==> flow/design.v <==
`timescale 1ns / 1ps
module rotator # (
    DATA_WIDTH = 12,
    ANGLE_WIDTH = 16,
    ITERATION = 0,
    TAN_ANGLE = 0
)
(
    input clock, 
    input reset,
    input [1:0] quarter_in,
    input signed [DATA_WIDTH:0] x_in,
    input signed [DATA_WIDTH:0] y_in,
    input signed [ANGLE_WIDTH:0] z_in,
    output [1:0] quarter_out,
    output signed [DATA_WIDTH:0] x_out,
    output signed [DATA_WIDTH:0] y_out,
    output signed [ANGLE_WIDTH:0] z_out
);
    function signed [DATA_WIDTH:0] shift_register(
        input signed [DATA_WIDTH:0] register, 
        input integer n
    );
        integer i;
        begin
            shift_register = register;
            for (i = 0; i < n; i++) begin
                shift_register = {register[DATA_WIDTH], shift_register[DATA_WIDTH:1]};
            end
        end
    endfunction
    logic signed [DATA_WIDTH:0] Xd, Yd;
    assign Xd = shift_register(x_in, ITERATION);
    assign Yd = shift_register(y_in, ITERATION);   
    logic signed [DATA_WIDTH:0] X, Y; 
    logic signed [ANGLE_WIDTH:0] Z; 
    logic [1:0] Q;
    always_ff @(posedge clock) begin
        Q <= quarter_in;
        if (z_in < 0) begin
            X <= x_in + Yd;
            Y <= y_in - Xd;
            Z <= z_in + TAN_ANGLE;
        end
        else begin
            X <= x_in - Yd;
            Y <= y_in + Xd;
            Z <= z_in - TAN_ANGLE;
        end   
    end    
    assign x_out = X;
    assign y_out = Y;
    assign z_out = Z;    
    assign quarter_out = Q;
endmodule
`timescale 1ns / 1ps
module cordic_chain #(
    DATA_WIDTH = 12,
    ANGLE_WIDTH = 16,
    ITERATIONS = 16
)
(
    input clock,
    input reset,
    input [1:0] quarter_in,
    input signed [DATA_WIDTH:0] x_in,
    input signed [DATA_WIDTH:0] y_in,
    input signed [DATA_WIDTH:0] angle_in,
    output signed [DATA_WIDTH:0] x_out,
    output signed [DATA_WIDTH:0] y_out, 
    output [1:0] quarter_out 
 );
    logic [1:0] quarters [ITERATIONS:0];
    logic signed [DATA_WIDTH:0] xs [ITERATIONS:0];
    logic signed [DATA_WIDTH:0] ys [ITERATIONS:0];
    logic signed [ANGLE_WIDTH:0] zs [ITERATIONS:0];   
    assign quarters[0] = quarter_in;
    assign xs[0] = x_in;
    assign ys[0] = y_in;
    assign zs[0] = {1'b0, angle_in[DATA_WIDTH-1:0], 4'b0000};
    function [ANGLE_WIDTH:0] tan_angle; 
        input [3:0] iteration;
        begin
            case (iteration)
            4'b0000: tan_angle = 17'd25736;  
            4'b0001: tan_angle = 17'd15192;  
            4'b0010: tan_angle = 17'd8028;  
            4'b0011: tan_angle = 17'd4074;  
            4'b0100: tan_angle = 17'd2045;  
            4'b0101: tan_angle = 17'd1024;  
            4'b0110: tan_angle = 17'd512;  
            4'b0111: tan_angle = 17'd256;  
            4'b1000: tan_angle = 17'd128;  
            4'b1001: tan_angle = 17'd64;  
            4'b1010: tan_angle = 17'd32;  
            4'b1011: tan_angle = 17'd16;  
            4'b1100: tan_angle = 17'd8;  
            4'b1101: tan_angle = 17'd4;  
            4'b1110: tan_angle = 17'd2;  
            4'b1111: tan_angle = 17'd1;  
            endcase
        end
    endfunction
    genvar i;
    generate 
    for (i = 0; i < ITERATIONS; i++) begin
        rotator # (
            .DATA_WIDTH(DATA_WIDTH),
            .ANGLE_WIDTH(ANGLE_WIDTH),
            .ITERATION(i),
            .TAN_ANGLE(tan_angle(i))
        ) rotator_dut (
            .clock(clock),
            .reset(reset),
            .quarter_in(quarters[i]),
            .x_in(xs[i]),
            .y_in(ys[i]),
            .z_in(zs[i]),
            .quarter_out(quarters[i+1]),
            .x_out(xs[i+1]),
            .y_out(ys[i+1]),
            .z_out(zs[i+1])        
        );   
    end
    endgenerate
    assign x_out = xs[ITERATIONS];
    assign y_out = ys[ITERATIONS];
    assign quarter_out = quarters[ITERATIONS];
endmodule
`timescale 1ns / 1ps
module quarter_selector # (
    DATA_WIDTH = 12
)
(
    input clock, 
    input reset,
    input [1:0] quarter,
    input signed [DATA_WIDTH:0] x_in,
    input signed [DATA_WIDTH:0] y_in,
    output signed [DATA_WIDTH:0] x_out,
    output signed [DATA_WIDTH:0] y_out
);
logic [DATA_WIDTH:0] x_up, x_down;
logic [DATA_WIDTH:0] y_up, y_down;
assign x_up = x_in + 13'h800;
assign x_down = 13'h800 - x_in;
assign y_up = y_in + 13'h800;
assign y_down = 13'h800 - y_in;
logic [DATA_WIDTH:0] X, Y;
always_ff @(posedge clock) begin
    if (reset) begin
        X <= '0;
        Y <= '0;    
    end
    else begin
        case (quarter)
            2'b00: begin
                X <= x_up;
                Y <= y_up; 
            end
            2'b01: begin
                X <= x_down;
                Y <= y_up;                        
            end
            2'b10: begin
                X <= x_down;
                Y <= y_down;                                    
            end
            2'b11: begin
                X <= x_up;
                Y <= y_down;                                               
            end
        endcase    
    end
end
assign x_out = X;
assign y_out = Y;
endmodule
`timescale 1ns / 1ps
module phase_controller # (
    PHASE_WIDTH = 13
) 
(
    input clock, 
    input reset,
    output [PHASE_WIDTH-1:0] phase,
    output [1:0] quadrant   
);
localparam frequence_fraction = 8'd56;
localparam frequence_reverse_fraction = 8'd100 - frequence_fraction;
localparam phase_90 = 13'd3216;
localparam base_step = 2'd1;
localparam extended_step = 2'd2;
typedef enum logic [1:0] {
    QUADRANT_I, 
    QUADRANT_II,
    QUADRANT_III,
    QUADRANT_IV
} quadrant_state;
logic [PHASE_WIDTH-1:0] phase_out;
logic inc_en; 
logic counter_reset;
logic [15:0] counter;
always_ff @(posedge clock) begin
    if (reset) begin
        counter <= '0;
        inc_en <= '0;
    end
    else if (counter_reset) begin
        counter <= '0;
    end
    else begin
        if (counter >= 8'd100) begin
            inc_en <= '1;
            counter <= counter - frequence_reverse_fraction;
        end
        else begin
            inc_en <= '0;
            counter <= counter + frequence_fraction;
        end
    end
end
quadrant_state quadrant_out;
logic [15:0] angle_counter;
assign quadrant = quadrant_out;
assign phase = phase_out;
always_ff @(posedge clock) begin
    if (reset) begin
        quadrant_out <= QUADRANT_I;
        phase_out <= '0;
        angle_counter <= '0;
    end
    else case (quadrant_out)
        QUADRANT_I: begin
            if (angle_counter >= phase_90) begin
                quadrant_out <= QUADRANT_II;
                angle_counter <= '0;                
            end
            else begin
                if (inc_en) begin
                    phase_out <= phase_out + extended_step;
                    angle_counter <= angle_counter + extended_step;
                end
                else begin
                    phase_out <= phase_out + base_step;
                    angle_counter <= angle_counter + base_step;
                end
            end
        end
        QUADRANT_II: begin
            if (angle_counter >= phase_90) begin
                quadrant_out <= QUADRANT_III;
                angle_counter <= '0;                
            end
            else begin
                if (inc_en) begin
                    phase_out <= phase_out - extended_step;
                    angle_counter <= angle_counter + extended_step;
                end
                else begin
                    phase_out <= phase_out - base_step;
                    angle_counter <= angle_counter + base_step;
                end
            end           
        end
        QUADRANT_III: begin
            if (angle_counter >= phase_90) begin
                quadrant_out <= QUADRANT_IV;
                angle_counter <= '0;                
            end
            else begin
                if (inc_en) begin
                    phase_out <= phase_out + extended_step;
                    angle_counter <= angle_counter + extended_step;
                end
                else begin
                    phase_out <= phase_out + base_step;
                    angle_counter <= angle_counter + base_step;
                end
            end        
        end
        QUADRANT_IV: begin
            if (angle_counter >= phase_90) begin
                quadrant_out <= QUADRANT_I;
                angle_counter <= '0;                
            end
            else begin
                if (inc_en) begin
                    phase_out <= phase_out - extended_step;
                    angle_counter <= angle_counter + extended_step;
                end
                else begin
                    phase_out <= phase_out - base_step;
                    angle_counter <= angle_counter + base_step;
                end
            end                                 
        end
    endcase
end
always_ff @(posedge clock) begin
    if (reset) begin
        counter_reset <= '0;
    end
    else if (angle_counter >= phase_90) begin
        counter_reset <= '1;
    end
    else begin
        counter_reset <= '0;
    end
end
endmodule
`timescale 1ns / 1ps
module cordic # (
    DATA_WIDTH = 12
)
(
    input clock,
    input reset,    
    output signed [DATA_WIDTH:0] sine,
    output signed [DATA_WIDTH:0] cosine
);
    localparam A = 16'h04DB;  
    logic [DATA_WIDTH:0] phase;
    logic [1:0] quarter;
    logic signed [DATA_WIDTH:0] x0;
    logic signed [DATA_WIDTH:0] y0;
    assign x0 = A;
    assign y0 = '0;
    phase_controller # (
        .PHASE_WIDTH(13)
    ) phase_controller_dut (
        .clock(clock),
        .reset(reset),
        .phase(phase),
        .quadrant(quarter)
    );
    logic signed [DATA_WIDTH:0] x_out;
    logic signed [DATA_WIDTH:0] y_out;
    logic [1:0] quarter_out;
    cordic_chain # (
        .DATA_WIDTH(12),
        .ANGLE_WIDTH(16),
        .ITERATIONS(16)
    ) cordic_chain_dut (
        .clock(clock),
        .reset(reset),
        .quarter_in(quarter),
        .x_in(x0),
        .y_in(y0),
        .angle_in(phase),        
        .x_out(x_out),
        .y_out(y_out),
        .quarter_out(quarter_out)        
    );
    quarter_selector # (
        .DATA_WIDTH(12)
    ) quarter_selector_dut (
        .clock(clock),
        .reset(reset),
        .quarter(quarter_out),
        .x_in(x_out),
        .y_in(y_out),
        .x_out(cosine),
        .y_out(sine)
    );
endmodule
Settings: LEC_CHECK=0, ABC_AREA=1, CAP_MARGIN=15, CELL_PAD_IN_SITES_GLOBAL_PLACEMENT=0, CORE_MARGIN=2, CORE_UTILIZATION=70, GPL_ROUTABILITY_DRIVEN=1, GPL_TIMING_DRIVEN=1, HOLD_SLACK_MARGIN=0.29, MAX_ROUTING_LAYER=met4, MIN_ROUTING_LAYER=met1, SETUP_SLACK_MARGIN=-0.13, SLEW_MARGIN=20; clock period 2.06 ns.
run.sh (not shown) runs the stock make flow with config.mk's settings and CLKGATE_MAP_FILE=.
The starting point produced a layout that fails on negative setup slack.
Edit:
Settings changed: ABC_AREA 1 to unset, CAP_MARGIN 15 to 20, CELL_PAD_IN_SITES_GLOBAL_PLACEMENT 0 to unset, CORE_UTILIZATION 70 to 65, GPL_ROUTABILITY_DRIVEN 1 to unset, GPL_TIMING_DRIVEN 1 to unset, HOLD_SLACK_MARGIN 0.29 to unset, MAX_ROUTING_LAYER met4 to unset, MIN_ROUTING_LAYER met1 to unset, SETUP_SLACK_MARGIN -0.13 to unset.
Clock period 2.06 ns to 3.38 ns, I/O delays scaled along.
- Now the flow passed the timing, DRC and antenna checks
- worst hold slack is better by 4.7 ps
- worst setup slack is better by 1400 ps
Edit:
Settings changed: CORE_UTILIZATION 65 to 43, PLACE_DENSITY set to 0.6.
Clock period 3.38 ns to 3.41 ns, I/O delays scaled along.
Outcome: Non-clock buffer count stays the same; cell area came out higher by 1.8%; worst setup slack is worse by 8.4 ps.
Edit:
Settings changed: CORE_UTILIZATION 43 to 58, PLACE_DENSITY 0.6 to unset, SETUP_SLACK_MARGIN set to 0.76.
Clock period 3.41 ns to 4.15 ns, I/O delays scaled along.
Global-route usage rises by 5.6 points.
Design area falls slightly.
Setup slack gets better by 690 ps.
Die size falls by a quarter to a third.
First-iteration DRC count rises by roughly a tenth.
